### flow/config.mk
export PLATFORM = sky130hd
export DESIGN_NAME = LMFE
export DESIGN_NICKNAME = LMFE
export VERILOG_FILES = /design/flow/design.v
export SDC_FILE = /design/flow/constraint.sdc
export NUM_CORES = 4
export LEC_CHECK = 0
export ABC_AREA = 1
export CAP_MARGIN = 10
export CELL_PAD_IN_SITES_GLOBAL_PLACEMENT = 1
export CORE_ASPECT_RATIO = 1.06
export CORE_MARGIN = 2
export CORE_UTILIZATION = 64
export CTS_CLUSTER_DIAMETER = 92
export CTS_CLUSTER_SIZE = 38
export GPL_TIMING_DRIVEN = 1
export MIN_ROUTING_LAYER = met1
export PLACE_DENSITY_LB_ADDON = 0.06
export SETUP_SLACK_MARGIN = 0.01
export SLEW_MARGIN = 20
export TNS_END_PERCENT = 85
### flow/constraint.sdc
create_clock -name core_clock -period 2.02 [get_ports {clk}]
set_input_delay 0.4040 -clock core_clock [delete_from_list [all_inputs] [get_ports {clk}]]
set_output_delay 0.4040 -clock core_clock [all_outputs]
set_load 0.01 [all_outputs]
### flow/design.v
module LMFE ( clk, reset, Din, in_en, busy, out_valid, Dout, mem_cen, mem_wen, mem_addr, mem_d, mem_q);
input   clk;
input   reset;
input   in_en;
output  busy;
output  out_valid;
input   [7:0]  Din;
output  [7:0]  Dout;
output  mem_cen;
output  mem_wen;
output  [9:0]  mem_addr;
output  [7:0]  mem_d;
input   [7:0]  mem_q;
wire [7:0] med_d_w;
wire med_en_w;
wire med_del_w;
wire newline_w;
control MainCT( .clk(clk), .rst(reset), .data_in(Din), .in_en(in_en), .busy(busy), .med_data(med_d_w), .med_en(med_en_w), .med_del(med_del_w), .cen(mem_cen), .wen(mem_wen), .addr(mem_addr), .memd(mem_d), .memq(mem_q), .out_valid(out_valid), .newline(newline_w));
insert_sort med(.clk(clk), .rst(reset) , .data_valid(med_en_w) , .data_in(med_d_w), .data_out(Dout), .del_valid(med_del_w), .newline(newline_w)); 
endmodule
module insert_sort(clk,rst,data_valid,data_in,data_out,del_valid,newline); 
input clk,rst,data_valid,del_valid,newline;
input [7:0]data_in;
output [7:0] data_out;
reg [7:0] in_r;
reg [6:0] counter_r;
wire [6:0] counter_w;
reg [1:0] state_r,state_w;
reg [7:0] list_r [48:0];
reg [7:0] list_w [48:0];
wire [48:0] pos_w;
integer i,k; 
parameter S_idle=3'd0;
parameter S_load=3'd1;
parameter S_done=3'd2;
parameter S_dele=3'd3;
assign pos_w[0]=(in_r>list_r[0]);
assign pos_w[1]=(in_r>list_r[1]);
assign pos_w[2]=(in_r>list_r[2]);
assign pos_w[3]=(in_r>list_r[3]);
assign pos_w[4]=(in_r>list_r[4]);
assign pos_w[5]=(in_r>list_r[5]);
assign pos_w[6]=(in_r>list_r[6]);
assign pos_w[7]=(in_r>list_r[7]);
assign pos_w[8]=(in_r>list_r[8]);
assign pos_w[9]=(in_r>list_r[9]);
assign pos_w[10]=(in_r>list_r[10]);
assign pos_w[11]=(in_r>list_r[11]);
assign pos_w[12]=(in_r>list_r[12]);
assign pos_w[13]=(in_r>list_r[13]);
assign pos_w[14]=(in_r>list_r[14]);
assign pos_w[15]=(in_r>list_r[15]);
assign pos_w[16]=(in_r>list_r[16]);
assign pos_w[17]=(in_r>list_r[17]);
assign pos_w[18]=(in_r>list_r[18]);
assign pos_w[19]=(in_r>list_r[19]);
assign pos_w[20]=(in_r>list_r[20]);
assign pos_w[21]=(in_r>list_r[21]);
assign pos_w[22]=(in_r>list_r[22]);
assign pos_w[23]=(in_r>list_r[23]);
assign pos_w[24]=(in_r>list_r[24]);
assign pos_w[25]=(in_r>list_r[25]);
assign pos_w[26]=(in_r>list_r[26]);
assign pos_w[27]=(in_r>list_r[27]);
assign pos_w[28]=(in_r>list_r[28]);
assign pos_w[29]=(in_r>list_r[29]);
assign pos_w[30]=(in_r>list_r[30]);
assign pos_w[31]=(in_r>list_r[31]);
assign pos_w[32]=(in_r>list_r[32]);
assign pos_w[33]=(in_r>list_r[33]);
assign pos_w[34]=(in_r>list_r[34]);
assign pos_w[35]=(in_r>list_r[35]);
assign pos_w[36]=(in_r>list_r[36]);
assign pos_w[37]=(in_r>list_r[37]);
assign pos_w[38]=(in_r>list_r[38]);
assign pos_w[39]=(in_r>list_r[39]);
assign pos_w[40]=(in_r>list_r[40]);
assign pos_w[41]=(in_r>list_r[41]);
assign pos_w[42]=(in_r>list_r[42]);
assign pos_w[43]=(in_r>list_r[43]);
assign pos_w[44]=(in_r>list_r[44]);
assign pos_w[45]=(in_r>list_r[45]);
assign pos_w[46]=(in_r>list_r[46]);
assign pos_w[47]=(in_r>list_r[47]);
assign pos_w[48]=(in_r>list_r[48]);
assign counter_w=(state_r==S_load)?counter_r+7'b1:7'b0;
assign data_out=list_r[24];
always@(*)
begin
	case(state_r)
		S_idle:  
		begin
			list_w[0]=list_r[0];
			list_w[1]=list_r[1];
			list_w[2]=list_r[2];
			list_w[3]=list_r[3];
			list_w[4]=list_r[4];
			list_w[5]=list_r[5];
			list_w[6]=list_r[6];
			list_w[7]=list_r[7];
			list_w[8]=list_r[8];
			list_w[9]=list_r[9];
			list_w[10]=list_r[10];
			list_w[11]=list_r[11];
			list_w[12]=list_r[12];
			list_w[13]=list_r[13];
			list_w[14]=list_r[14];
			list_w[15]=list_r[15];
			list_w[16]=list_r[16];
			list_w[17]=list_r[17];
			list_w[18]=list_r[18];
			list_w[19]=list_r[19];
			list_w[20]=list_r[20];
			list_w[21]=list_r[21];
			list_w[22]=list_r[22];
			list_w[23]=list_r[23];
			list_w[24]=list_r[24];
			list_w[25]=list_r[25];
			list_w[26]=list_r[26];
			list_w[27]=list_r[27];
			list_w[28]=list_r[28];
			list_w[29]=list_r[29];
			list_w[30]=list_r[30];
			list_w[31]=list_r[31];
			list_w[32]=list_r[32];
			list_w[33]=list_r[33];
			list_w[34]=list_r[34];
			list_w[35]=list_r[35];
			list_w[36]=list_r[36];
			list_w[37]=list_r[37];
			list_w[38]=list_r[38];
			list_w[39]=list_r[39];
			list_w[40]=list_r[40];
			list_w[41]=list_r[41];
			list_w[42]=list_r[42];
			list_w[43]=list_r[43];	
			list_w[44]=list_r[44];
			list_w[45]=list_r[45];
			list_w[46]=list_r[46];
			list_w[47]=list_r[47];
			list_w[48]=list_r[48];		
		end
		S_load:
		begin
			list_w[0]=((state_r==S_load)&&(pos_w[0]==1'b1))?list_r[0]:in_r;
			list_w[1]=(pos_w[1]==1'b1)?list_r[1]:((pos_w[0]==1'b1)&&(pos_w[1]==1'b0))?in_r:list_r[0];
			list_w[2]=(pos_w[2]==1'b1)?list_r[2]:((pos_w[1]==1'b1)&&(pos_w[2]==1'b0))?in_r:list_r[1];
			list_w[3]=(pos_w[3]==1'b1)?list_r[3]:((pos_w[2]==1'b1)&&(pos_w[3]==1'b0))?in_r:list_r[2];
			list_w[4]=(pos_w[4]==1'b1)?list_r[4]:((pos_w[3]==1'b1)&&(pos_w[4]==1'b0))?in_r:list_r[3];
			list_w[5]=(pos_w[5]==1'b1)?list_r[5]:((pos_w[4]==1'b1)&&(pos_w[5]==1'b0))?in_r:list_r[4];
			list_w[6]=(pos_w[6]==1'b1)?list_r[6]:((pos_w[5]==1'b1)&&(pos_w[6]==1'b0))?in_r:list_r[5];
			list_w[7]=(pos_w[7]==1'b1)?list_r[7]:((pos_w[6]==1'b1)&&(pos_w[7]==1'b0))?in_r:list_r[6];
			list_w[8]=(pos_w[8]==1'b1)?list_r[8]:((pos_w[7]==1'b1)&&(pos_w[8]==1'b0))?in_r:list_r[7];
			list_w[9]=(pos_w[9]==1'b1)?list_r[9]:((pos_w[8]==1'b1)&&(pos_w[9]==1'b0))?in_r:list_r[8];
			list_w[10]=(pos_w[10]==1'b1)?list_r[10]:((pos_w[9]==1'b1)&&(pos_w[10]==1'b0))?in_r:list_r[9];
			list_w[11]=(pos_w[11]==1'b1)?list_r[11]:((pos_w[10]==1'b1)&&(pos_w[11]==1'b0))?in_r:list_r[10];
			list_w[12]=(pos_w[12]==1'b1)?list_r[12]:((pos_w[11]==1'b1)&&(pos_w[12]==1'b0))?in_r:list_r[11];
			list_w[13]=(pos_w[13]==1'b1)?list_r[13]:((pos_w[12]==1'b1)&&(pos_w[13]==1'b0))?in_r:list_r[12];
			list_w[14]=(pos_w[14]==1'b1)?list_r[14]:((pos_w[13]==1'b1)&&(pos_w[14]==1'b0))?in_r:list_r[13];
			list_w[15]=(pos_w[15]==1'b1)?list_r[15]:((pos_w[14]==1'b1)&&(pos_w[15]==1'b0))?in_r:list_r[14];
			list_w[16]=(pos_w[16]==1'b1)?list_r[16]:((pos_w[15]==1'b1)&&(pos_w[16]==1'b0))?in_r:list_r[15];
			list_w[17]=(pos_w[17]==1'b1)?list_r[17]:((pos_w[16]==1'b1)&&(pos_w[17]==1'b0))?in_r:list_r[16];
			list_w[18]=(pos_w[18]==1'b1)?list_r[18]:((pos_w[17]==1'b1)&&(pos_w[18]==1'b0))?in_r:list_r[17];
			list_w[19]=(pos_w[19]==1'b1)?list_r[19]:((pos_w[18]==1'b1)&&(pos_w[19]==1'b0))?in_r:list_r[18];
			list_w[20]=(pos_w[20]==1'b1)?list_r[20]:((pos_w[19]==1'b1)&&(pos_w[20]==1'b0))?in_r:list_r[19];
			list_w[21]=(pos_w[21]==1'b1)?list_r[21]:((pos_w[20]==1'b1)&&(pos_w[21]==1'b0))?in_r:list_r[20];
			list_w[22]=(pos_w[22]==1'b1)?list_r[22]:((pos_w[21]==1'b1)&&(pos_w[22]==1'b0))?in_r:list_r[21];
			list_w[23]=(pos_w[23]==1'b1)?list_r[23]:((pos_w[22]==1'b1)&&(pos_w[23]==1'b0))?in_r:list_r[22];
			list_w[24]=(pos_w[24]==1'b1)?list_r[24]:((pos_w[23]==1'b1)&&(pos_w[24]==1'b0))?in_r:list_r[23];
			list_w[25]=(pos_w[25]==1'b1)?list_r[25]:((pos_w[24]==1'b1)&&(pos_w[25]==1'b0))?in_r:list_r[24];
			list_w[26]=(pos_w[26]==1'b1)?list_r[26]:((pos_w[25]==1'b1)&&(pos_w[26]==1'b0))?in_r:list_r[25];
			list_w[27]=(pos_w[27]==1'b1)?list_r[27]:((pos_w[26]==1'b1)&&(pos_w[27]==1'b0))?in_r:list_r[26];
			list_w[28]=(pos_w[28]==1'b1)?list_r[28]:((pos_w[27]==1'b1)&&(pos_w[28]==1'b0))?in_r:list_r[27];
			list_w[29]=(pos_w[29]==1'b1)?list_r[29]:((pos_w[28]==1'b1)&&(pos_w[29]==1'b0))?in_r:list_r[28];
			list_w[30]=(pos_w[30]==1'b1)?list_r[30]:((pos_w[29]==1'b1)&&(pos_w[30]==1'b0))?in_r:list_r[29];
			list_w[31]=(pos_w[31]==1'b1)?list_r[31]:((pos_w[30]==1'b1)&&(pos_w[31]==1'b0))?in_r:list_r[30];	
			list_w[32]=(pos_w[32]==1'b1)?list_r[32]:((pos_w[31]==1'b1)&&(pos_w[32]==1'b0))?in_r:list_r[31];
			list_w[33]=(pos_w[33]==1'b1)?list_r[33]:((pos_w[32]==1'b1)&&(pos_w[33]==1'b0))?in_r:list_r[32];	
			list_w[34]=(pos_w[34]==1'b1)?list_r[34]:((pos_w[33]==1'b1)&&(pos_w[34]==1'b0))?in_r:list_r[33];
			list_w[35]=(pos_w[35]==1'b1)?list_r[35]:((pos_w[34]==1'b1)&&(pos_w[35]==1'b0))?in_r:list_r[34];	
			list_w[36]=(pos_w[36]==1'b1)?list_r[36]:((pos_w[35]==1'b1)&&(pos_w[36]==1'b0))?in_r:list_r[35];
			list_w[37]=(pos_w[37]==1'b1)?list_r[37]:((pos_w[36]==1'b1)&&(pos_w[37]==1'b0))?in_r:list_r[36];	
			list_w[38]=(pos_w[38]==1'b1)?list_r[38]:((pos_w[37]==1'b1)&&(pos_w[38]==1'b0))?in_r:list_r[37];
			list_w[39]=(pos_w[39]==1'b1)?list_r[39]:((pos_w[38]==1'b1)&&(pos_w[39]==1'b0))?in_r:list_r[38];	
			list_w[40]=(pos_w[40]==1'b1)?list_r[40]:((pos_w[39]==1'b1)&&(pos_w[40]==1'b0))?in_r:list_r[39];
			list_w[41]=(pos_w[41]==1'b1)?list_r[41]:((pos_w[40]==1'b1)&&(pos_w[41]==1'b0))?in_r:list_r[40];	
			list_w[42]=(pos_w[42]==1'b1)?list_r[42]:((pos_w[41]==1'b1)&&(pos_w[42]==1'b0))?in_r:list_r[41];
			list_w[43]=(pos_w[43]==1'b1)?list_r[43]:((pos_w[42]==1'b1)&&(pos_w[43]==1'b0))?in_r:list_r[42];	
			list_w[44]=(pos_w[44]==1'b1)?list_r[44]:((pos_w[43]==1'b1)&&(pos_w[44]==1'b0))?in_r:list_r[43];
			list_w[45]=(pos_w[45]==1'b1)?list_r[45]:((pos_w[44]==1'b1)&&(pos_w[45]==1'b0))?in_r:list_r[44];	
			list_w[46]=(pos_w[46]==1'b1)?list_r[46]:((pos_w[45]==1'b1)&&(pos_w[46]==1'b0))?in_r:list_r[45];
			list_w[47]=(pos_w[47]==1'b1)?list_r[47]:((pos_w[46]==1'b1)&&(pos_w[47]==1'b0))?in_r:list_r[46];				
			list_w[48]=(pos_w[48]==1'b1)?list_r[48]:((pos_w[47]==1'b1)&&(pos_w[48]==1'b0))?in_r:list_r[47];					
		end
		S_done:
		begin
			list_w[0]=list_r[0];
			list_w[1]=list_r[1];
			list_w[2]=list_r[2];
			list_w[3]=list_r[3];
			list_w[4]=list_r[4];
			list_w[5]=list_r[5];
			list_w[6]=list_r[6];
			list_w[7]=list_r[7];
			list_w[8]=list_r[8];
			list_w[9]=list_r[9];
			list_w[10]=list_r[10];
			list_w[11]=list_r[11];
			list_w[12]=list_r[12];
			list_w[13]=list_r[13];
			list_w[14]=list_r[14];
			list_w[15]=list_r[15];
			list_w[16]=list_r[16];
			list_w[17]=list_r[17];
			list_w[18]=list_r[18];
			list_w[19]=list_r[19];
			list_w[20]=list_r[20];
			list_w[21]=list_r[21];
			list_w[22]=list_r[22];
			list_w[23]=list_r[23];
			list_w[24]=list_r[24];
			list_w[25]=list_r[25];
			list_w[26]=list_r[26];
			list_w[27]=list_r[27];
			list_w[28]=list_r[28];
			list_w[29]=list_r[29];
			list_w[30]=list_r[30];
			list_w[31]=list_r[31];
			list_w[32]=list_r[32];
			list_w[33]=list_r[33];
			list_w[34]=list_r[34];
			list_w[35]=list_r[35];
			list_w[36]=list_r[36];
			list_w[37]=list_r[37];
			list_w[38]=list_r[38];
			list_w[39]=list_r[39];
			list_w[40]=list_r[40];
			list_w[41]=list_r[41];
			list_w[42]=list_r[42];
			list_w[43]=list_r[43];	
			list_w[44]=list_r[44];
			list_w[45]=list_r[45];
			list_w[46]=list_r[46];
			list_w[47]=list_r[47];
			list_w[48]=list_r[48];					
		end
		S_dele:
		begin
			list_w[0]=(pos_w[0]==1'b1)?list_r[0]:list_r[1];
			list_w[1]=(pos_w[1]==1'b1)?list_r[1]:list_r[2];
			list_w[2]=(pos_w[2]==1'b1)?list_r[2]:list_r[3];
			list_w[3]=(pos_w[3]==1'b1)?list_r[3]:list_r[4];
			list_w[4]=(pos_w[4]==1'b1)?list_r[4]:list_r[5];
			list_w[5]=(pos_w[5]==1'b1)?list_r[5]:list_r[6];
			list_w[6]=(pos_w[6]==1'b1)?list_r[6]:list_r[7];
			list_w[7]=(pos_w[7]==1'b1)?list_r[7]:list_r[8];
			list_w[8]=(pos_w[8]==1'b1)?list_r[8]:list_r[9];
			list_w[9]=(pos_w[9]==1'b1)?list_r[9]:list_r[10];
			list_w[10]=(pos_w[10]==1'b1)?list_r[10]:list_r[11];
			list_w[11]=(pos_w[11]==1'b1)?list_r[11]:list_r[12];
			list_w[12]=(pos_w[12]==1'b1)?list_r[12]:list_r[13];
			list_w[13]=(pos_w[13]==1'b1)?list_r[13]:list_r[14];
			list_w[14]=(pos_w[14]==1'b1)?list_r[14]:list_r[15];
			list_w[15]=(pos_w[15]==1'b1)?list_r[15]:list_r[16];
			list_w[16]=(pos_w[16]==1'b1)?list_r[16]:list_r[17];
			list_w[17]=(pos_w[17]==1'b1)?list_r[17]:list_r[18];
			list_w[18]=(pos_w[18]==1'b1)?list_r[18]:list_r[19];
			list_w[19]=(pos_w[19]==1'b1)?list_r[19]:list_r[20];
			list_w[20]=(pos_w[20]==1'b1)?list_r[20]:list_r[21];
			list_w[21]=(pos_w[21]==1'b1)?list_r[21]:list_r[22];
			list_w[22]=(pos_w[22]==1'b1)?list_r[22]:list_r[23];
			list_w[23]=(pos_w[23]==1'b1)?list_r[23]:list_r[24];
			list_w[24]=(pos_w[24]==1'b1)?list_r[24]:list_r[25];
			list_w[25]=(pos_w[25]==1'b1)?list_r[25]:list_r[26];
			list_w[26]=(pos_w[26]==1'b1)?list_r[26]:list_r[27];
			list_w[27]=(pos_w[27]==1'b1)?list_r[27]:list_r[28];
			list_w[28]=(pos_w[28]==1'b1)?list_r[28]:list_r[29];
			list_w[29]=(pos_w[29]==1'b1)?list_r[29]:list_r[30];
			list_w[30]=(pos_w[30]==1'b1)?list_r[30]:list_r[31];
			list_w[31]=(pos_w[31]==1'b1)?list_r[31]:list_r[32];
			list_w[32]=(pos_w[32]==1'b1)?list_r[32]:list_r[33];
			list_w[33]=(pos_w[33]==1'b1)?list_r[33]:list_r[34];
			list_w[34]=(pos_w[34]==1'b1)?list_r[34]:list_r[35];
			list_w[35]=(pos_w[35]==1'b1)?list_r[35]:list_r[36];
			list_w[36]=(pos_w[36]==1'b1)?list_r[36]:list_r[37];
			list_w[37]=(pos_w[37]==1'b1)?list_r[37]:list_r[38];
			list_w[38]=(pos_w[38]==1'b1)?list_r[38]:list_r[39];
			list_w[39]=(pos_w[39]==1'b1)?list_r[39]:list_r[40];
			list_w[40]=(pos_w[40]==1'b1)?list_r[40]:list_r[41];
			list_w[41]=(pos_w[41]==1'b1)?list_r[41]:list_r[42];
			list_w[42]=(pos_w[42]==1'b1)?list_r[42]:list_r[43];
			list_w[43]=(pos_w[43]==1'b1)?list_r[43]:list_r[44];
			list_w[44]=(pos_w[44]==1'b1)?list_r[44]:list_r[45];
			list_w[45]=(pos_w[45]==1'b1)?list_r[45]:list_r[46];
			list_w[46]=(pos_w[46]==1'b1)?list_r[46]:list_r[47];
			list_w[47]=(pos_w[47]==1'b1)?list_r[47]:list_r[48];
			list_w[48]=(pos_w[48]==1'b1)?list_r[48]:8'd255;			
		end	
		default:
		begin
			list_w[0]=list_r[0];
			list_w[1]=list_r[1];
			list_w[2]=list_r[2];
			list_w[3]=list_r[3];
			list_w[4]=list_r[4];
			list_w[5]=list_r[5];
			list_w[6]=list_r[6];
			list_w[7]=list_r[7];
			list_w[8]=list_r[8];
			list_w[9]=list_r[9];
			list_w[10]=list_r[10];
			list_w[11]=list_r[11];
			list_w[12]=list_r[12];
			list_w[13]=list_r[13];
			list_w[14]=list_r[14];
			list_w[15]=list_r[15];
			list_w[16]=list_r[16];
			list_w[17]=list_r[17];
			list_w[18]=list_r[18];
			list_w[19]=list_r[19];
			list_w[20]=list_r[20];
			list_w[21]=list_r[21];
			list_w[22]=list_r[22];
			list_w[23]=list_r[23];
			list_w[24]=list_r[24];
			list_w[25]=list_r[25];
			list_w[26]=list_r[26];
			list_w[27]=list_r[27];
			list_w[28]=list_r[28];
			list_w[29]=list_r[29];
			list_w[30]=list_r[30];
			list_w[31]=list_r[31];
			list_w[32]=list_r[32];
			list_w[33]=list_r[33];
			list_w[34]=list_r[34];
			list_w[35]=list_r[35];
			list_w[36]=list_r[36];
			list_w[37]=list_r[37];
			list_w[38]=list_r[38];
			list_w[39]=list_r[39];
			list_w[40]=list_r[40];
			list_w[41]=list_r[41];
			list_w[42]=list_r[42];
			list_w[43]=list_r[43];	
			list_w[44]=list_r[44];
			list_w[45]=list_r[45];
			list_w[46]=list_r[46];
			list_w[47]=list_r[47];
			list_w[48]=list_r[48];
		end
	endcase		
end
always@(*)
begin
	case(state_r)
		S_idle: begin if(data_valid) state_w=S_load; else if(del_valid) state_w=S_dele; else state_w=S_idle; end
		S_load: begin if(data_valid) state_w=S_load; else state_w=S_done; end
		S_dele: begin if(del_valid) state_w=S_dele; else state_w=S_done; end
		S_done: begin if(del_valid) state_w=S_dele; else if(data_valid) state_w=S_load; else state_w=S_idle; end
		default: state_w=state_r;
	endcase
end
always@(posedge clk or posedge rst)
begin
	if(rst)
	begin
		in_r<=7'b0;
		counter_r<=7'b0;
        state_r<=2'b0;	
		list_r[0]<=8'd0;
		list_r[1]<=8'd0;		
		list_r[2]<=8'd0;		
		list_r[3]<=8'd0;		
		list_r[4]<=8'd0;		
		list_r[5]<=8'd0;		
		list_r[6]<=8'd0;		
		list_r[7]<=8'd0;		
		list_r[8]<=8'd0;		
		list_r[9]<=8'd0;		
		list_r[10]<=8'd0;		
		list_r[11]<=8'd0;		
		list_r[12]<=8'd0;		
		list_r[13]<=8'd0;		
		list_r[14]<=8'd0;		
		list_r[15]<=8'd0;		
		list_r[16]<=8'd0;		
		list_r[17]<=8'd0;		
		list_r[18]<=8'd0;		
		list_r[19]<=8'd0;		
		list_r[20]<=8'd0;		
		list_r[21]<=8'd255;		
		list_r[22]<=8'd255;		
		list_r[23]<=8'd255;		
		list_r[24]<=8'd255;		
		list_r[25]<=8'd255;		
		list_r[26]<=8'd255;		
		list_r[27]<=8'd255;		
		list_r[28]<=8'd255;		
		list_r[29]<=8'd255;		
		list_r[30]<=8'd255;		
		list_r[31]<=8'd255;		
		list_r[32]<=8'd255;		
		list_r[33]<=8'd255;		
		list_r[34]<=8'd255;		
		list_r[35]<=8'd255;		
		list_r[36]<=8'd255;		
		list_r[37]<=8'd255;		
		list_r[38]<=8'd255;		
		list_r[39]<=8'd255;		
		list_r[40]<=8'd255;		
		list_r[41]<=8'd255;		
		list_r[42]<=8'd255;		
		list_r[43]<=8'd255;		
		list_r[44]<=8'd255;		
		list_r[45]<=8'd255;		
		list_r[46]<=8'd255;		
		list_r[47]<=8'd255;		
		list_r[48]<=8'd255;		
	end
	else if(newline)
	begin
		in_r<=7'b0;
		counter_r<=7'b0;
        state_r<=2'b0;	
		list_r[0]<=8'd0;
		list_r[1]<=8'd0;		
		list_r[2]<=8'd0;		
		list_r[3]<=8'd0;		
		list_r[4]<=8'd0;		
		list_r[5]<=8'd0;		
		list_r[6]<=8'd0;		
		list_r[7]<=8'd0;		
		list_r[8]<=8'd0;		
		list_r[9]<=8'd0;		
		list_r[10]<=8'd0;		
		list_r[11]<=8'd0;		
		list_r[12]<=8'd0;		
		list_r[13]<=8'd0;		
		list_r[14]<=8'd0;		
		list_r[15]<=8'd0;		
		list_r[16]<=8'd0;		
		list_r[17]<=8'd0;		
		list_r[18]<=8'd0;		
		list_r[19]<=8'd0;		
		list_r[20]<=8'd0;		
		list_r[21]<=8'd255;		
		list_r[22]<=8'd255;		
		list_r[23]<=8'd255;		
		list_r[24]<=8'd255;		
		list_r[25]<=8'd255;		
		list_r[26]<=8'd255;		
		list_r[27]<=8'd255;		
		list_r[28]<=8'd255;		
		list_r[29]<=8'd255;		
		list_r[30]<=8'd255;		
		list_r[31]<=8'd255;		
		list_r[32]<=8'd255;		
		list_r[33]<=8'd255;		
		list_r[34]<=8'd255;		
		list_r[35]<=8'd255;		
		list_r[36]<=8'd255;		
		list_r[37]<=8'd255;		
		list_r[38]<=8'd255;		
		list_r[39]<=8'd255;		
		list_r[40]<=8'd255;		
		list_r[41]<=8'd255;		
		list_r[42]<=8'd255;		
		list_r[43]<=8'd255;		
		list_r[44]<=8'd255;		
		list_r[45]<=8'd255;		
		list_r[46]<=8'd255;		
		list_r[47]<=8'd255;		
		list_r[48]<=8'd255;		
	end	
	else
	begin	
		in_r<=data_in;
		counter_r<=counter_w;
        state_r<=state_w;	
		list_r[0]<=list_w[0];
		list_r[1]<=list_w[1];		
		list_r[2]<=list_w[2];		
		list_r[3]<=list_w[3];		
		list_r[4]<=list_w[4];		
		list_r[5]<=list_w[5];		
		list_r[6]<=list_w[6];		
		list_r[7]<=list_w[7];		
		list_r[8]<=list_w[8];		
		list_r[9]<=list_w[9];		
		list_r[10]<=list_w[10];
		list_r[11]<=list_w[11];
		list_r[12]<=list_w[12];
		list_r[13]<=list_w[13];
		list_r[14]<=list_w[14];
		list_r[15]<=list_w[15];
		list_r[16]<=list_w[16];
		list_r[17]<=list_w[17];
		list_r[18]<=list_w[18];
		list_r[19]<=list_w[19];
		list_r[20]<=list_w[20];
		list_r[21]<=list_w[21];
		list_r[22]<=list_w[22];
		list_r[23]<=list_w[23];
		list_r[24]<=list_w[24];
		list_r[25]<=list_w[25];
		list_r[26]<=list_w[26];
		list_r[27]<=list_w[27];
		list_r[28]<=list_w[28];
		list_r[29]<=list_w[29];
		list_r[30]<=list_w[30];
		list_r[31]<=list_w[31];
		list_r[32]<=list_w[32];
		list_r[33]<=list_w[33];
		list_r[34]<=list_w[34];
		list_r[35]<=list_w[35];
		list_r[36]<=list_w[36];
		list_r[37]<=list_w[37];
		list_r[38]<=list_w[38];
		list_r[39]<=list_w[39];
		list_r[40]<=list_w[40];
		list_r[41]<=list_w[41];
		list_r[42]<=list_w[42];
		list_r[43]<=list_w[43];
		list_r[44]<=list_w[44];
		list_r[45]<=list_w[45];
		list_r[46]<=list_w[46];
		list_r[47]<=list_w[47];
		list_r[48]<=list_w[48];	
	end
end
endmodule
module control ( clk, rst, data_in, in_en, busy, med_data, med_en, med_del, cen, wen, addr, memd, memq, out_valid, newline);
input   clk;
input   rst;
input   in_en;
input   [7:0] data_in;
input   [7:0] memq;
output  [7:0] memd;
output  cen;
output  wen;
output  busy;
output  med_en;
output  med_del;
output  newline;
output  out_valid;
output  [7:0] med_data;
output  [9:0] addr;
parameter S_init=3'd0;
parameter S_prep=3'd1;
parameter S_getw=3'd2;
parameter S_work=3'd3;
parameter S_endl=3'd4;
reg [2:0] state_r,state_w;
reg [6:0] counter_row_r;
wire [6:0] counter_row_w;
reg [6:0] counter_col_r;
wire [6:0] counter_col_w;
reg [6:0] countwin_row_r;
wire [6:0] countwin_row_w;
reg [6:0] countwin_col_r;
wire [6:0] countwin_col_w;
reg wen_r;
reg wen_w;
reg cen_r;
reg cen_w;
reg [9:0] addr_r;
reg [9:0] addr_w;
reg [7:0] work_counter;
reg [5:0] getw_counter;
wire [5:0] getw_counter_w;
reg busy_r;
reg busy_w;
reg out_v_r;
reg out_v_w;
reg med_en_r,med_en_w;
reg med_del_r,med_del_w;
reg [7:0] med_data_r,med_data_w;
integer k;
reg [7:0] data_r;
wire [7:0] data_w;
reg readfin;
wire readfin_w;
wire [6:0] mask_row;
wire [2:0] addr_shift_0;
wire [2:0] addr_shift_1;
wire [2:0] addr_shift_2;
wire [2:0] addr_shift_3;
wire [2:0] addr_shift_4;
wire [2:0] addr_shift_5;
wire [2:0] addr_shift_6;
wire [2:0] addr_shift_7;
assign busy=busy_r;
assign wen=wen_r;
assign cen=cen_r;
assign memd=data_r;
assign med_data=med_data_r;
assign med_del=med_del_r;
assign med_en=med_en_r;
assign counter_col_w=(in_en)?counter_col_r+7'b1:counter_col_r;
assign counter_row_w=(in_en&&counter_col_r==7'd127)?counter_row_r+7'b1:counter_row_r;
assign countwin_col_w=(out_valid)?countwin_col_r+7'b1:countwin_col_r;
assign countwin_row_w=(countwin_col_w==7'd0 && out_valid)?countwin_row_r+7'b1:countwin_row_r;
assign mask_row=(countwin_row_w==7'd0)?7'b000_0_111:(countwin_row_w==7'd1)?7'b000_0_011:(countwin_row_w==7'd2)?7'b000_0_001:(countwin_row_w==7'd125)?7'b100_0_000:(countwin_row_w==7'd126)?7'b110_0_000:(countwin_row_w==7'd127)?7'b111_0_000:7'b0;
assign addr_shift_0=(countwin_row_w[2:0]==3'd5)?(countwin_row_w[5:3]+3'd1):(countwin_row_w[2:0]==3'd6)?(countwin_row_w[5:3]+3'd1):(countwin_row_w[2:0]==3'd7)?(countwin_row_w[5:3]+3'd1):countwin_row_w[5:3];
assign addr_shift_1=(countwin_row_w[2:0]==3'd6)?(countwin_row_w[5:3]+3'd1):(countwin_row_w[2:0]==3'd7)?(countwin_row_w[5:3]+3'd1):countwin_row_w[5:3];
assign addr_shift_2=(countwin_row_w[2:0]==3'd7)?(countwin_row_w[5:3]+3'd1):countwin_row_w[5:3];
assign addr_shift_3=countwin_row_w[5:3];
assign addr_shift_4=countwin_row_w[5:3];
assign addr_shift_5=(countwin_row_w[2:0]==3'd0)?(countwin_row_w[5:3]-3'd1):countwin_row_w[5:3];	
assign addr_shift_6=(countwin_row_w[2:0]==3'd1)?(countwin_row_w[5:3]-3'd1):(countwin_row_w[2:0]==3'd0)?(countwin_row_w[5:3]-3'd1):countwin_row_w[5:3];
assign addr_shift_7=(countwin_row_w[2:0]==3'd2)?(countwin_row_w[5:3]-3'd1):(countwin_row_w[2:0]==3'd1)?(countwin_row_w[5:3]-3'd1):(countwin_row_w[2:0]==3'd0)?(countwin_row_w[5:3]-3'd1):countwin_row_w[5:3];
assign out_valid=(work_counter==8'd34)?1'b1:(getw_counter==5'd19)?1'b1:1'b0;
assign newline=(state_r==S_endl)?1'b1:1'b0;
assign data_w=(in_en)?data_in:data_r;
assign getw_counter_w=(state_r==S_getw)?(getw_counter<19)?getw_counter+5'd1:5'd0:5'd0;
assign readfin_w=(counter_col_r==7'd127 && counter_row_r ==7'd127)?1'b1:readfin;
assign addr=addr_r;
always@(*)
begin
	case(state_r)
	S_endl:
	begin
		busy_w=1'b1;
		cen_w=1'b0;
		wen_w=(readfin==1'b0)?1'b0:1'b1;
		addr_w=(readfin==1'b0)?{counter_row_r[2:0],7'b0}:{countwin_row_r[2:0],countwin_col_r};
		med_en_w=1'd0;
		med_del_w=1'd0;
		med_data_w=8'd255;
	end
	S_prep:
	begin
		busy_w=1'b0;
		cen_w=1'b0;	
		wen_w=1'b0;	
		addr_w={counter_row_r[2:0],counter_col_r};
		med_en_w=1'd0;
		med_del_w=1'd0;
		med_data_w=8'd255;
	end
	S_init:
	begin
		busy_w=1'b0;
		cen_w=1'b0;
		wen_w=1'b0;	
		addr_w=10'd0;
		med_en_w=1'd0;
		med_del_w=1'd0;
		med_data_w=8'd255;		
	end
	S_getw:
	begin
		busy_w=1'b1;		
		cen_w=1'b0;
		wen_w=1'b1;	
		case(getw_counter)
			5'd0: begin addr_w={(countwin_row_r[2:0]-3'd3),countwin_col_r-7'd4}; end
			5'd1: begin addr_w={(countwin_row_r[2:0]-3'd2),countwin_col_r-7'd4}; end
			5'd2: begin addr_w={(countwin_row_r[2:0]-3'd1),countwin_col_r-7'd4}; end		
			5'd3: begin addr_w={(countwin_row_r[2:0]),countwin_col_r-7'd4}; end
			5'd4: begin addr_w={(countwin_row_r[2:0]+3'd1),countwin_col_r-7'd4}; end
			5'd5: begin addr_w={(countwin_row_r[2:0]+3'd2),countwin_col_r-7'd4}; end	
			5'd6: begin addr_w={(countwin_row_r[2:0]+3'd3),countwin_col_r-7'd4}; end
			5'd8: begin addr_w={(countwin_row_r[2:0]-3'd3),countwin_col_r+7'd3}; end
			5'd9: begin addr_w={(countwin_row_r[2:0]-3'd2),countwin_col_r+7'd3}; end
			5'd10: begin addr_w={(countwin_row_r[2:0]-3'd1),countwin_col_r+7'd3}; end
			5'd11: begin addr_w={(countwin_row_r[2:0]),countwin_col_r+7'd3}; end
			5'd12: begin addr_w={(countwin_row_r[2:0]+3'd1),countwin_col_r+7'd3}; end
			5'd13: begin addr_w={(countwin_row_r[2:0]+3'd2),countwin_col_r+7'd3}; end
			5'd14: begin addr_w={(countwin_row_r[2:0]+3'd3),countwin_col_r+7'd3}; end
			default: begin addr_w=addr_r; end
		endcase
		case(getw_counter)	
			5'd1: begin med_data_w=(mask_row[0])?8'd0:(countwin_col_r>3)?memq:8'd0; med_en_w=1'd0; med_del_w=1'd1; end
			5'd2: begin med_data_w=(mask_row[1])?8'd0:(countwin_col_r>3)?memq:8'd0; med_en_w=1'd0; med_del_w=1'd1; end
			5'd3: begin med_data_w=(mask_row[2])?8'd0:(countwin_col_r>3)?memq:8'd0; med_en_w=1'd0; med_del_w=1'd1; end	
			5'd4: begin med_data_w=(mask_row[3])?8'd0:(countwin_col_r>3)?memq:8'd0; med_en_w=1'd0; med_del_w=1'd1; end
			5'd5: begin med_data_w=(mask_row[4])?8'd0:(countwin_col_r>3)?memq:8'd0; med_en_w=1'd0; med_del_w=1'd1; end
			5'd6: begin med_data_w=(mask_row[5])?8'd0:(countwin_col_r>3)?memq:8'd0; med_en_w=1'd0; med_del_w=1'd1; end
			5'd7: begin med_data_w=(mask_row[6])?8'd0:(countwin_col_r>3)?memq:8'd0; med_en_w=1'd0; med_del_w=1'd1; end
			5'd9: begin med_data_w=(mask_row[0])?8'd0:(countwin_col_r<=124)?memq:8'd0; med_en_w=1'd1; med_del_w=1'd0; end
			5'd10: begin med_data_w=(mask_row[1])?8'd0:(countwin_col_r<=124)?memq:8'd0; med_en_w=1'd1; med_del_w=1'd0; end
			5'd11: begin med_data_w=(mask_row[2])?8'd0:(countwin_col_r<=124)?memq:8'd0; med_en_w=1'd1; med_del_w=1'd0; end
			5'd12: begin med_data_w=(mask_row[3])?8'd0:(countwin_col_r<=124)?memq:8'd0; med_en_w=1'd1; med_del_w=1'd0; end
			5'd13: begin med_data_w=(mask_row[4])?8'd0:(countwin_col_r<=124)?memq:8'd0; med_en_w=1'd1; med_del_w=1'd0; end
			5'd14: begin med_data_w=(mask_row[5])?8'd0:(countwin_col_r<=124)?memq:8'd0; med_en_w=1'd1; med_del_w=1'd0; end
			5'd15: begin med_data_w=(mask_row[6])?8'd0:(countwin_col_r<=124)?memq:8'd0; med_en_w=1'd1; med_del_w=1'd0; end	
			default: begin med_data_w=8'd255; med_en_w=1'd0; med_del_w=1'd0; end
		endcase
	end
	S_work:
	begin	
		busy_w=1'b1;	
		cen_w=1'b0;
		wen_w=1'b1;
		med_del_w=1'b0;	
		case(work_counter)
			8'd0: begin addr_w={(countwin_row_r[2:0]-3'd3),countwin_col_r}; end
			8'd1: begin addr_w={(countwin_row_r[2:0]-3'd2),countwin_col_r}; end
			8'd2: begin addr_w={(countwin_row_r[2:0]-3'd1),countwin_col_r}; end		
			8'd3: begin addr_w={(countwin_row_r[2:0]),countwin_col_r}; end
			8'd4: begin addr_w={(countwin_row_r[2:0]+3'd1),countwin_col_r}; end
			8'd5: begin addr_w={(countwin_row_r[2:0]+3'd2),countwin_col_r}; end	
			8'd6: begin addr_w={(countwin_row_r[2:0]+3'd3),countwin_col_r}; end
			8'd8: begin addr_w={(countwin_row_r[2:0]-3'd3),countwin_col_r+7'd1}; end
			8'd9: begin addr_w={(countwin_row_r[2:0]-3'd2),countwin_col_r+7'd1}; end
			8'd10: begin addr_w={(countwin_row_r[2:0]-3'd1),countwin_col_r+7'd1}; end
			8'd11: begin addr_w={(countwin_row_r[2:0]),countwin_col_r+7'd1}; end
			8'd12: begin addr_w={(countwin_row_r[2:0]+3'd1),countwin_col_r+7'd1}; end
			8'd13: begin addr_w={(countwin_row_r[2:0]+3'd2),countwin_col_r+7'd1}; end
			8'd14: begin addr_w={(countwin_row_r[2:0]+3'd3),countwin_col_r+7'd1}; end
			8'd16: begin addr_w={(countwin_row_r[2:0]-3'd3),countwin_col_r+7'd2}; end
			8'd17: begin addr_w={(countwin_row_r[2:0]-3'd2),countwin_col_r+7'd2}; end
			8'd18: begin addr_w={(countwin_row_r[2:0]-3'd1),countwin_col_r+7'd2}; end
			8'd19: begin addr_w={(countwin_row_r[2:0]),countwin_col_r+7'd2}; end
			8'd20: begin addr_w={(countwin_row_r[2:0]+3'd1),countwin_col_r+7'd2}; end
			8'd21: begin addr_w={(countwin_row_r[2:0]+3'd2),countwin_col_r+7'd2}; end
			8'd22: begin addr_w={(countwin_row_r[2:0]+3'd3),countwin_col_r+7'd2}; end	
			8'd24: begin addr_w={(countwin_row_r[2:0]-3'd3),countwin_col_r+7'd3}; end
			8'd25: begin addr_w={(countwin_row_r[2:0]-3'd2),countwin_col_r+7'd3}; end
			8'd26: begin addr_w={(countwin_row_r[2:0]-3'd1),countwin_col_r+7'd3}; end
			8'd27: begin addr_w={(countwin_row_r[2:0]),countwin_col_r+7'd3}; end
			8'd28: begin addr_w={(countwin_row_r[2:0]+3'd1),countwin_col_r+7'd3}; end
			8'd29: begin addr_w={(countwin_row_r[2:0]+3'd2),countwin_col_r+7'd3}; end
			8'd30: begin addr_w={(countwin_row_r[2:0]+3'd3),countwin_col_r+7'd3}; end
			default: begin addr_w=addr_r; end
		endcase
		case(work_counter)	
			8'd1: begin med_data_w=(mask_row[0])?8'd0:memq; med_en_w=1'd1; end
			8'd2: begin med_data_w=(mask_row[1])?8'd0:memq; med_en_w=1'd1; end
			8'd3: begin med_data_w=(mask_row[2])?8'd0:memq; med_en_w=1'd1; end	
			8'd4: begin med_data_w=(mask_row[3])?8'd0:memq; med_en_w=1'd1; end
			8'd5: begin med_data_w=(mask_row[4])?8'd0:memq; med_en_w=1'd1; end
			8'd6: begin med_data_w=(mask_row[5])?8'd0:memq; med_en_w=1'd1; end
			8'd7: begin med_data_w=(mask_row[6])?8'd0:memq; med_en_w=1'd1; end
			8'd9: begin med_data_w=(mask_row[0])?8'd0:memq; med_en_w=1'd1; end
			8'd10: begin med_data_w=(mask_row[1])?8'd0:memq; med_en_w=1'd1; end
			8'd11: begin med_data_w=(mask_row[2])?8'd0:memq; med_en_w=1'd1; end
			8'd12: begin med_data_w=(mask_row[3])?8'd0:memq; med_en_w=1'd1; end
			8'd13: begin med_data_w=(mask_row[4])?8'd0:memq; med_en_w=1'd1; end
			8'd14: begin med_data_w=(mask_row[5])?8'd0:memq; med_en_w=1'd1; end
			8'd15: begin med_data_w=(mask_row[6])?8'd0:memq; med_en_w=1'd1; end	
			8'd17: begin med_data_w=(mask_row[0])?8'd0:memq; med_en_w=1'd1; end
			8'd18: begin med_data_w=(mask_row[1])?8'd0:memq; med_en_w=1'd1; end
			8'd19: begin med_data_w=(mask_row[2])?8'd0:memq; med_en_w=1'd1; end
			8'd20: begin med_data_w=(mask_row[3])?8'd0:memq; med_en_w=1'd1; end
			8'd21: begin med_data_w=(mask_row[4])?8'd0:memq; med_en_w=1'd1; end
			8'd22: begin med_data_w=(mask_row[5])?8'd0:memq; med_en_w=1'd1; end
			8'd23: begin med_data_w=(mask_row[6])?8'd0:memq; med_en_w=1'd1; end	
			8'd25: begin med_data_w=(mask_row[0])?8'd0:memq; med_en_w=1'd1; end
			8'd26: begin med_data_w=(mask_row[1])?8'd0:memq; med_en_w=1'd1; end
			8'd27: begin med_data_w=(mask_row[2])?8'd0:memq; med_en_w=1'd1; end
			8'd28: begin med_data_w=(mask_row[3])?8'd0:memq; med_en_w=1'd1; end
			8'd29: begin med_data_w=(mask_row[4])?8'd0:memq; med_en_w=1'd1; end
			8'd30: begin med_data_w=(mask_row[5])?8'd0:memq; med_en_w=1'd1; end
			8'd31: begin med_data_w=(mask_row[6])?8'd0:memq; med_en_w=1'd1; end
			default: begin med_data_w=8'd255; med_en_w=1'd0; end
		endcase	
	end
	default:
	begin
		busy_w=1'b0;
		cen_w=1'b1;
		wen_w=1'b0;
		addr_w=10'd0;
		med_en_w=1'd0;
		med_del_w=1'd0;
		med_data_w=8'd255;					
	end
	endcase
end
always@(*)
begin
	case(state_r)
		S_init: begin if(in_en) state_w=S_prep; else state_w=S_init; end
		S_prep: begin if(counter_col_r==7'd127 && counter_row_r>7'd3) state_w=S_work; else state_w=S_prep;end
		S_getw: 
		begin 
			if(countwin_col_r==7'd127 && countwin_row_r<7'd127 && getw_counter==5'd19) state_w=S_endl; 
			else if(countwin_col_r==7'd127 && countwin_row_r==7'd127 && getw_counter==5'd19) state_w=S_init; 
			else state_w=S_getw; 
		end
		S_work: begin if(work_counter==8'd33) state_w=S_getw; else state_w=S_work; end
		S_endl: begin if(readfin==1'b0)state_w=S_prep; else state_w=S_work; end
		default:state_w=state_r;
	endcase
end
always@(posedge clk or posedge rst)
begin
	if(rst)
	begin
		readfin<=1'b0;
		state_r<=S_init;
		addr_r<=10'd0;
		out_v_r<=1'b0;
		cen_r<=8'd0;
		wen_r<=8'd0;
		med_en_r<=1'b0;
		med_del_r<=1'b0;
		med_data_r<=8'd0;
		work_counter<=8'd0;
		getw_counter<=5'd0;
		busy_r<=1'b0;
		data_r<=8'd0;
		counter_col_r<=7'b0;
		counter_row_r<=7'b0;
		countwin_col_r<=7'b0;
		countwin_row_r<=7'b0;		
	end
	else
	begin
		readfin<=readfin_w;	
		state_r<=state_w;
		addr_r<=addr_w;
		out_v_r<=1'b0;
		med_data_r<=med_data_w;
		cen_r<=cen_w;
		wen_r<=wen_w;
		med_en_r<=med_en_w;		
		med_del_r<=med_del_w;		
		work_counter<=(state_r==S_work && !in_en)?work_counter+8'd1:8'd0;	
		getw_counter<=getw_counter_w;
		busy_r<=busy_w;
		data_r<=data_w;
		counter_col_r<=counter_col_w;
		counter_row_r<=counter_row_w;		
		countwin_col_r<=countwin_col_w;
		countwin_row_r<=countwin_row_w;	
	end
end
endmodule
### flow/run.sh
#!/bin/bash
# the make line also repeats each setting of config.mk as NAME=value (left out here)
make -C /OpenROAD-flow-scripts/flow DESIGN_CONFIG=/design/flow/config.mk WORK_HOME=/design/flow/orfs CLKGATE_MAP_FILE= finish
==> impl_metrics.tcl, run 1 <==
# metrics dict for downstream scripts
set metrics [dict create \
    top_cell "o21ai_0" \
    ys_top_logic_family "AND-OR/OR-AND gates" \
    ys_async_sr_fraction_pct 100.0 \
    synth_flops 483 \
    synth_area_mm2 0.03759 \
    chipHeight_um 253.5 \
    fp-row-count 91 \
    ys_chip_area_mm2 0.03759 \
    die_area_mm2 0.06069 \
    status "did not finish" \
    ys_cells 5077 \
    yosys_warnings 4 \
    avgSynthCellArea_um2 7.403 \
    outcome.stop_stage "3_1_place_gp_skip_io" \
    ys_sh_mux_pct 0.05659 \
    ys_seq_share_pct 32.91 \
    syn-num-nets 5511 \
    ys_types 60 \
    synth.top_cell.area_share_pct 17.11 \
    fp-utilization_pct 64.60 \
    netlist_instances 5077 \
    synthTopCellsByArea "dfrtp_1 17%, dfstp_2 16%, ha_1 14%, o21ai_0 11%, a21oi_1 11%" \
    ys_sh_aoi_pct 29.40 \
    die_width_um 239.4 \
    xor_area_share_pct 0.6990 \
    edf_count 0 \
    flop_cell "dfrtp_1" \
    fa_ha_area_share_pct 13.81 \
    ys_sh_simple_pct 13.74 \
    coreArea_mm2 0.05818 \
    common_cells "812 x o21ai_0, 802 x a21oi_1, 710 x nand2_1" \
    firstError "[ERROR FLW-0024] Place density exceeds 1.0 (current PLACE_DENSITY_LB_ADDON =  0.06). Please check if the value of  PLACE_DENSITY_LB_ADDON is between 0 and 0.99." \
    synth_area_leader_cell "dfrtp_1" \
]
==> inputs of run 2 (changes only) <==
CTS_CLUSTER_DIAMETER = default   (was 92)
CTS_CLUSTER_SIZE = 81   (was 38)
clock period = 2.45 ns   (was 2.02 ns; I/O delays follow)
==> impl_metrics.tcl, run 2 <==
# metrics dict for downstream scripts
set metrics [dict create \
    status "did not finish" \
    outcome.stop_stage "3_1_place_gp_skip_io" \
    firstError "[ERROR FLW-0024] Place density exceeds 1.0 (current PLACE_DENSITY_LB_ADDON =  0.06). Please check if the value of  PLACE_DENSITY_LB_ADDON is between 0 and 0.99." \
    fa_ha_area_share_pct 13.81 \
    netlist_instances 5077 \
    synth_area_leader_cell "dfrtp_1" \
    die_area_mm2 0.06069 \
    edf_count 0 \
    top_cell "o21ai_0" \
    ys_async_sr_fraction_pct 100.0 \
    common_cells "812 x o21ai_0, 802 x a21oi_1, 710 x nand2_1" \
    yosys_warnings 4 \
    syn-num-nets 5511 \
    flop_cell "dfrtp_1" \
    ys_sh_aoi_pct 29.40 \
    die_width_um 239.4 \
    chipHeight_um 253.5 \
    ys_sh_simple_pct 13.74 \
    ys_sh_mux_pct 0.05659 \
    avgSynthCellArea_um2 7.403 \
    coreArea_mm2 0.05818 \
    ys_chip_area_mm2 0.03759 \
    fp-row-count 91 \
    fp-utilization_pct 64.60 \
    ys_top_logic_family "AND-OR/OR-AND gates" \
    ys_seq_share_pct 32.91 \
    synth_area_mm2 0.03759 \
    synthTopCellsByArea "dfrtp_1 17%, dfstp_2 16%, ha_1 14%, o21ai_0 11%, a21oi_1 11%" \
    xor_area_share_pct 0.6990 \
    synth.top_cell.area_share_pct 17.11 \
    synth_flops 483 \
    ys_cells 5077 \
    ys_types 60 \
]
==> inputs of run 3 (changes only) <==
ABC_AREA = default   (was 1)
CAP_MARGIN = 25   (was 10)
CELL_PAD_IN_SITES_DETAIL_PLACEMENT = 2   (was default)
CELL_PAD_IN_SITES_GLOBAL_PLACEMENT = 2   (was 1)
CORE_UTILIZATION = 20   (was 64)
GPL_TIMING_DRIVEN = 0   (was 1)
HOLD_SLACK_MARGIN = -0.06   (was default)
PLACE_DENSITY_LB_ADDON = 0.28   (was 0.06)
SETUP_SLACK_MARGIN = default   (was 0.01)
SLEW_MARGIN = 40   (was 20)
TNS_END_PERCENT = default   (was 85)
clock period = 4.57 ns   (was 2.45 ns; I/O delays follow)
==> impl_metrics.tcl, run 3 <==
# implementation run metrics
set metrics [dict create \
    grt_max_degree 25 \
    required_ns 5.21 \
    cts_max_level 3 \
    num-fill-cells 21380 \
    drc 0 \
    dp_slack_ns -0.3871 \
    start_kind "flip-flop" \
    hold_viol 0 \
    final_nets 4923 \
    met1_length_um 87140 \
    synth_area_mm2 0.03795 \
    hold_path.class "flip-flop to flip-flop" \
    critPathArrivalTime_ns 4.94 \
    skew_ns 0.04448 \
    p_int_mw 7.970 \
    dpl.cell_count 6904 \
    grt_pass1_vias 38650 \
    r2r_slack_ns 0.26 \
    worst_slack_ns 0.2635 \
    ys_sh_mux_pct 9.612 \
    area_growth_pct 19.47 \
    path_cells "clkbuf_1 -> clkinvlp_4 -> clkbuf_4 -> buf_12 -> ha_1 -> nor2b_1 -> o21a_1 -> o21a_1 -> o21a_1 -> o21a_1 -> o21ai_1 -> o21ai_1 -> nor2_1 -> a32o_1" \
    clockPowerShare_pct 54.6 \
    drtAntennaViolNets 0 \
    crit_cells 14 \
    crit_top_cell "o21a_1" \
    min_to "med.state_r[0]$_DFF_PP1_" \
    regArea_mm2 0.01240 \
    synth.top_cell.area_share_pct 16.95 \
    chipHeight_um 452.5 \
    powerDensity_mw_per_mm2 234.3 \
    yosys_warnings 4 \
    vias_per_cell 4.995 \
    syn-num-nets 4747 \
    path_clk_slew_ns 0.06 \
    dp_hpwl_um 137600 \
    ys_cells 4313 \
    cts-hold-fix-buffers 0 \
    avgSynthCellArea_um2 8.798 \
    track_usage_pct 18.96 \
    fp-utilization_pct 20.12 \
    min_from "MainCT.med_del_r$_DFF_PP0_" \
    powerSeq_mw 4.43 \
    ys_sh_aoi_pct 23.25 \
    ys_sh_simple_pct 13.61 \
    coreArea_mm2 0.1886 \
    io_buffer_count 47 \
    fp-row-count 164 \
    p_comb_mw 0.387 \
    flop_cell "dfrtp_1" \
    die_width_um 427.1 \
    whs_path_depth 1 \
    worst_setup_path_end_kind "flip-flop" \
    cts_made_buffers 72 \
    dpl_cell_area_mm2 0.04290 \
    r2r_cells 14 \
    drtIter0Drc 1753 \
    tritoncts "yes" \
    tns_ns 0 \
    rsz0062_at_grt "false" \
    leakagePower_nw 20.57 \
    fin_crit_ns 4.306 \
    switching_power_mw 2.652 \
    path_class "flip-flop to flip-flop" \
    xor_area_share_pct 0.9694 \
    crit_buf_inv 4 \
    critPathTopFamily "AND-OR/OR-AND gates" \
    top_cell "ha_1" \
    gp_congestion 0.8277 \
    endpoint "med.list_r[8][3]$_DFFE_PP0P_" \
    synth_flops 483 \
    grt_pass1_wl_um 273600 \
    common_cells "415 x ha_1, 412 x nand2_1, 407 x inv_1" \
    startpoint "med.in_r[0]$_DFF_PP0_" \
    dr.pass1.iters 7 \
    ys_seq_share_pct 32.60 \
    fa_ha_area_share_pct 13.68 \
    slew_headroom_pct 38.30 \
    worst-slew-pin-transition_ns 0.9254 \
    reg2reg_from "med.in_r[0]$_DFF_PP0_" \
    p_sw_share_pct 24.97 \
    maxCapViolCount 0 \
    design_area_mm2 0.04533 \
    max-clock-path-buffers 3 \
    routed-wl-met2_um 88320 \
    pg_clk_mw 5.80 \
    cp_max_fo 19 \
    synth_area_leader_cell "dfrtp_1" \
    topRoutingLayerUsed "met4" \
    synthTopCellsByArea "dfrtp_1 17%, dfstp_2 16%, ha_1 14%, mux2i_1 8.1%, o21ai_0 5.0%" \
    ir_drop_mv 0.2737 \
    power_frac_seq_pct 41.7 \
    wl_um 184000 \
    netlist_instances 4313 \
    cts_sinks 483 \
    instances_no_fill 7038 \
    overflow 0 \
    edf_count 0 \
    post-route-period-util_pct 94.23 \
    wl_met3_um 4635 \
    drv_slew 0 \
    ys_chip_area_mm2 0.03795 \
    clock.fmax_mhz 232.2 \
    clock_latency_ns 0.70 \
    worstReg2RegEnd "med.list_r[8][3]$_DFFE_PP0P_" \
    setup_viol 0 \
    ys_types 77 \
    cp_slowest_cell "o21ai_1" \
    comb_area_mm2 0.02326 \
    maxPowerGroup "clock" \
    ys_async_sr_fraction_pct 100.0 \
    via_count 35150 \
    slowest_delay_ns 0.60 \
    cts_root_buf "clkbuf_16" \
    combinationalPowerShare_pct 3.6 \
    warnings 41 \
    ys_top_logic_family "AND-OR/OR-AND gates" \
    post_drt_wl_per_cell_um 26.14 \
    pin_count 49 \
    status "finished clean" \
    antenna_found_initial 4 \
    die_area_mm2 0.1932 \
]
-- run 3: per-layer routing --
| layer | global-route usage (%) | up-vias |
|---|---|---|
| li1 | - | 16090 |
| met1 | 25.65 | 18450 |
| met2 | 32.29 | 436 |
| met3 | 1.779 | 172 |
| met4 | 4.561 | 0 |
| met5 | 0 | - |
-- run 3: repair_timing --
action | CTS | global route
gates resized | 1 | 0
endpoints found under the setup margin | 81 | 0
buffers inserted | 1 | 0
-- run 3: area by class of cell --
type / instances / area share, %
Multi-Input combinational cell: 3201 / 51.31
Sequential cell: 483 / 27.34
Tap cell: 2490 / 6.873
Clock buffer: 114 / 4.949
Timing Repair Buffer: 102 / 3.732
Inverter: 408 / 3.395
Buffer: 221 / 2.087
Clock inverter: 18 / 0.3091
Antenna cell: 1 / 0.005520
-- run 3: per-stage QoR --
stage          total power, mW  utilization, %  hold WS [ns]
6_report                 10.62           24.04        0.4259
5_1_grt                  10.98           24.04        0.4662
4_1_cts                  10.80           24.02        0.4302
3_5_place_dp             4.897           22.75        0.4198
3_3_place_gp             4.824           22.03        0.4066
2_1_floorplan            4.653               -        0.3978
==> inputs of run 4 (changes only) <==
ABC_AREA = 1   (was default)
CAP_MARGIN = 10   (was 25)
CELL_PAD_IN_SITES_DETAIL_PLACEMENT = default   (was 2)
CELL_PAD_IN_SITES_GLOBAL_PLACEMENT = 0   (was 2)
CORE_UTILIZATION = 70   (was 20)
CTS_CLUSTER_SIZE = 72   (was 81)
GPL_TIMING_DRIVEN = 1   (was 0)
HOLD_SLACK_MARGIN = 0.29   (was -0.06)
PLACE_DENSITY = 0.65   (was default)
PLACE_DENSITY_LB_ADDON = default   (was 0.28)
SETUP_SLACK_MARGIN = 0.57   (was default)
SLEW_MARGIN = 20   (was 40)
clock period = 3.15 ns   (was 4.57 ns; I/O delays follow)
==> impl_metrics.tcl, run 4 <==
# metrics dict for downstream scripts
set metrics [dict create \
    status "did not finish" \
    outcome.stop_stage "5_1_grt" \
    synth_flops 483 \
    ys_cells 5077 \
    cts_max_level 2 \
    fp-row-count 87 \
    synth_area_leader_cell "dfrtp_1" \
    die_area_mm2 0.05557 \
    ys_sh_mux_pct 0.05659 \
    fa_ha_area_share_pct 13.81 \
    cts_root_buf "clkbuf_16" \
    ys_types 60 \
    die_width_um 229.1 \
    avgSynthCellArea_um2 7.403 \
    io_buffer_count 48 \
    ys_top_logic_family "AND-OR/OR-AND gates" \
    netlist_instances 5077 \
    max-clock-path-buffers 3 \
    xor_area_share_pct 0.6990 \
    ys_sh_simple_pct 13.74 \
    cts-hold-fix-buffers 0 \
    cts_sinks 483 \
    ys_sh_aoi_pct 29.40 \
    coreArea_mm2 0.05312 \
    flop_cell "dfrtp_1" \
    gp_congestion 0.9516 \
    syn-num-nets 5511 \
    ys_seq_share_pct 32.91 \
    synth.top_cell.area_share_pct 17.11 \
    yosys_warnings 4 \
    dpl_cell_area_mm2 0.03990 \
    ys_chip_area_mm2 0.03759 \
    dp_hpwl_um 77270 \
    dpl.cell_count 5804 \
    chipHeight_um 242.6 \
    pin_count 49 \
    synth_area_mm2 0.03759 \
    top_cell "o21ai_0" \
    edf_count 0 \
    ys_async_sr_fraction_pct 100.0 \
    synthTopCellsByArea "dfrtp_1 17%, dfstp_2 16%, ha_1 14%, o21ai_0 11%, a21oi_1 11%" \
    common_cells "812 x o21ai_0, 802 x a21oi_1, 710 x nand2_1" \
    fp-utilization_pct 70.76 \
    cts_made_buffers 55 \
]
[run 4: what timing repair did]
item                                    4_1_cts
pin swaps                                   171
buffers inserted                            164
endpoints found under the setup margin      410
gates cloned                                 22
resized                                     456
[run 4: per-stage QoR]
step	setup slack, ns	utilization (%)	TNS, ns	hold slack [ns]
detailed placement	0.08593	75.11	0	0.4176
floorplan	-3.842	-	-1455.97	0.3963
CTS	0.2745	84.86	0	0.4212
global placement	0.1617	75.11	0	0.4040
==> inputs of run 5 (changes only) <==
ABC_AREA = default   (was 1)
CTS_CLUSTER_SIZE = 81   (was 72)
HOLD_SLACK_MARGIN = -0.06   (was 0.29)
PLACE_DENSITY = 0.62   (was 0.65)
SETUP_SLACK_MARGIN = 0.71   (was 0.57)
clock period = 3.54 ns   (was 3.15 ns; I/O delays follow)
==> impl_metrics.tcl, run 5 <==
# implementation run metrics
set metrics [dict create \
    hold_slack_ns 0.4359 \
    fp-utilization_pct 71.14 \
    ys_sh_simple_pct 13.61 \
    warnings 57 \
    overflow 0 \
    cts_made_buffers 55 \
    pg_clk_mw 6.17 \
    cp_max_fo 8 \
    worstReg2RegEnd "med.list_r[45][0]$_DFFE_PP1P_" \
    cts_max_level 2 \
    hold_path.class "flip-flop to flip-flop" \
    drtAntennaViolNets 0 \
    cts_root_buf "clkbuf_16" \
    via_count 38790 \
    skew_ns 0.02608 \
    path_cells "buf_6 -> buf_16 -> buf_6 -> ha_4 -> nor2b_4 -> o21a_1 -> o21a_1 -> o21ai_2 -> a31o_4 -> nor2_4 -> buf_12 -> mux2i_2 -> o21ai_0 -> o22a_1" \
    ir_drop_mv 0.3956 \
    pin_count 49 \
    maxPowerGroup "clock" \
    fa_ha_area_share_pct 13.68 \
    avgSynthCellArea_um2 8.798 \
    powerDensity_mw_per_mm2 257.8 \
    leakagePower_nw 22.39 \
    fp-row-count 87 \
    critPathArrivalTime_ns 3.83 \
    num-fill-cells 2320 \
    post-route-period-util_pct 91.74 \
    drtIter0Drc 4950 \
    r2r_slack_ns 0.29 \
    required_ns 4.12 \
    powerSeq_mw 5.71 \
    gp_congestion 0.9384 \
    ys_sh_aoi_pct 23.25 \
    path_clk_slew_ns 0.06 \
    die_area_mm2 0.05609 \
    status "finished clean" \
    final_core_util_pct 89.67 \
    drv_slew 0 \
    hold_viol 0 \
    flop_cell "dfrtp_1" \
    max-clock-path-buffers 3 \
    ys_seq_share_pct 32.60 \
    ys_sh_mux_pct 9.612 \
    worst_setup_path_end_kind "flip-flop" \
    p_int_mw 9.432 \
    clockPowerShare_pct 50.1 \
    grt_pass1_vias 34860 \
    rsz0062_at_grt "true" \
    synthTopCellsByArea "dfrtp_1 17%, dfstp_2 16%, ha_1 14%, mux2i_1 8.1%, o21ai_0 5.0%" \
    io_buffer_count 48 \
    track_usage_pct 39.01 \
    crit_cells 14 \
    power_frac_seq_pct 46.3 \
    worst-slew-pin-transition_ns 1.164 \
    coreArea_mm2 0.05334 \
    edf_count 0 \
    p_sw_share_pct 23.50 \
    netlist_instances 4313 \
    ys_async_sr_fraction_pct 100.0 \
    dr.pass1.iters 8 \
    ys_types 77 \
    grt_max_degree 127 \
    drc 0 \
    vias_per_cell 7.269 \
    dpl.cell_count 5038 \
    switching_power_mw 2.898 \
    wl_um 138400 \
    ys_cells 4313 \
    instances_no_fill 5337 \
    reg2reg_from "med.in_r[1]$_DFF_PP0_" \
    setup_viol 0 \
    ys_top_logic_family "AND-OR/OR-AND gates" \
    path_class "flip-flop to flip-flop" \
    combinationalPowerShare_pct 3.7 \
    endpoint "med.list_r[45][0]$_DFFE_PP1P_" \
    cp_slowest_cell "dfrtp_4" \
    common_cells "415 x ha_1, 412 x nand2_1, 407 x inv_1" \
    clock_latency_ns 0.66 \
    antenna_found_initial 4 \
    chipHeight_um 243.7 \
    ys_chip_area_mm2 0.03795 \
    die_width_um 230.1 \
    xor_area_share_pct 0.9694 \
    synth_area_leader_cell "dfrtp_1" \
    min_from "MainCT.med_del_r$_DFF_PP0_" \
    crit_buf_inv 4 \
    fin_crit_ns 3.248 \
    synth_area_mm2 0.03795 \
    min_to "med.state_r[0]$_DFF_PP1_" \
    grt_pass1_wl_um 179900 \
    cts_sinks 483 \
    synth.top_cell.area_share_pct 16.95 \
    maxCapViolCount 0 \
    dp_hpwl_um 72290 \
    final_nets 5012 \
    whs_path_depth 1 \
    top_cell "ha_1" \
    startpoint "med.in_r[1]$_DFF_PP0_" \
    synth_flops 483 \
    post_drt_wl_per_cell_um 25.94 \
    p_comb_mw 0.450 \
    r2r_cells 14 \
    syn-num-nets 4747 \
    clock.fmax_mhz 307.9 \
    start_kind "flip-flop" \
    critPathTopFamily "AND-OR/OR-AND gates" \
    yosys_warnings 4 \
    slowest_delay_ns 0.55 \
    slew_headroom_pct 22.41 \
    tritoncts "yes" \
    area_growth_pct 26.05 \
]
-- run 5: what timing repair did --
item | in CTS | in global routing
gates cloned | 8 | 23
buffers inserted | 57 | 107
gates resized | 225 | 827
endpoints found under the setup margin | 387 | 402
pin swaps | 55 | 469
hold buffers | 0 | 0
-- run 5: per-layer routing --
metal	up-vias	GRT usage, %	share of wire (%)	routed length (µm)
li1	16310	-	-	-
met2	3078	63.70	44	61580
met1	18310	51.43	36	49360
met5	-	0	0.0079	11
met4	2	18.22	8.1	11190
met3	1094	5.372	12	16310
-- run 5: cell type report --
cell class | instances | area [µm²] | share of cell area (%)
Inverter | 408 | 1545 | 3.231
Clock buffer | 80 | 1580 | 3.304
Sequential cell | 483 | 12410 | 25.94
Clock inverter | 23 | 305.3 | 0.6383
Multi-Input combinational cell | 3216 | 26810 | 56.06
Antenna cell | 1 | 2.502 | 0.005232
Timing Repair Buffer | 414 | 4288 | 8.965
Tap cell | 712 | 890.9 | 1.863
-- run 5: stage by stage --
step	power, mW	setup TNS [ns]	setup slack (ns)	cell area (µm²)
after floorplan	6.006	-1305.27	-3.530	37950
after global placement	6.228	0	0.2524	40220
after detailed placement	6.237	0	0.2143	40220
after CTS	12.25	0	0.3606	43590
after global routing	12.57	0	0.2831	47830
final	12.33	0	0.2923	47830
No activity file was given, so power comes from the tool's default toggle rates.
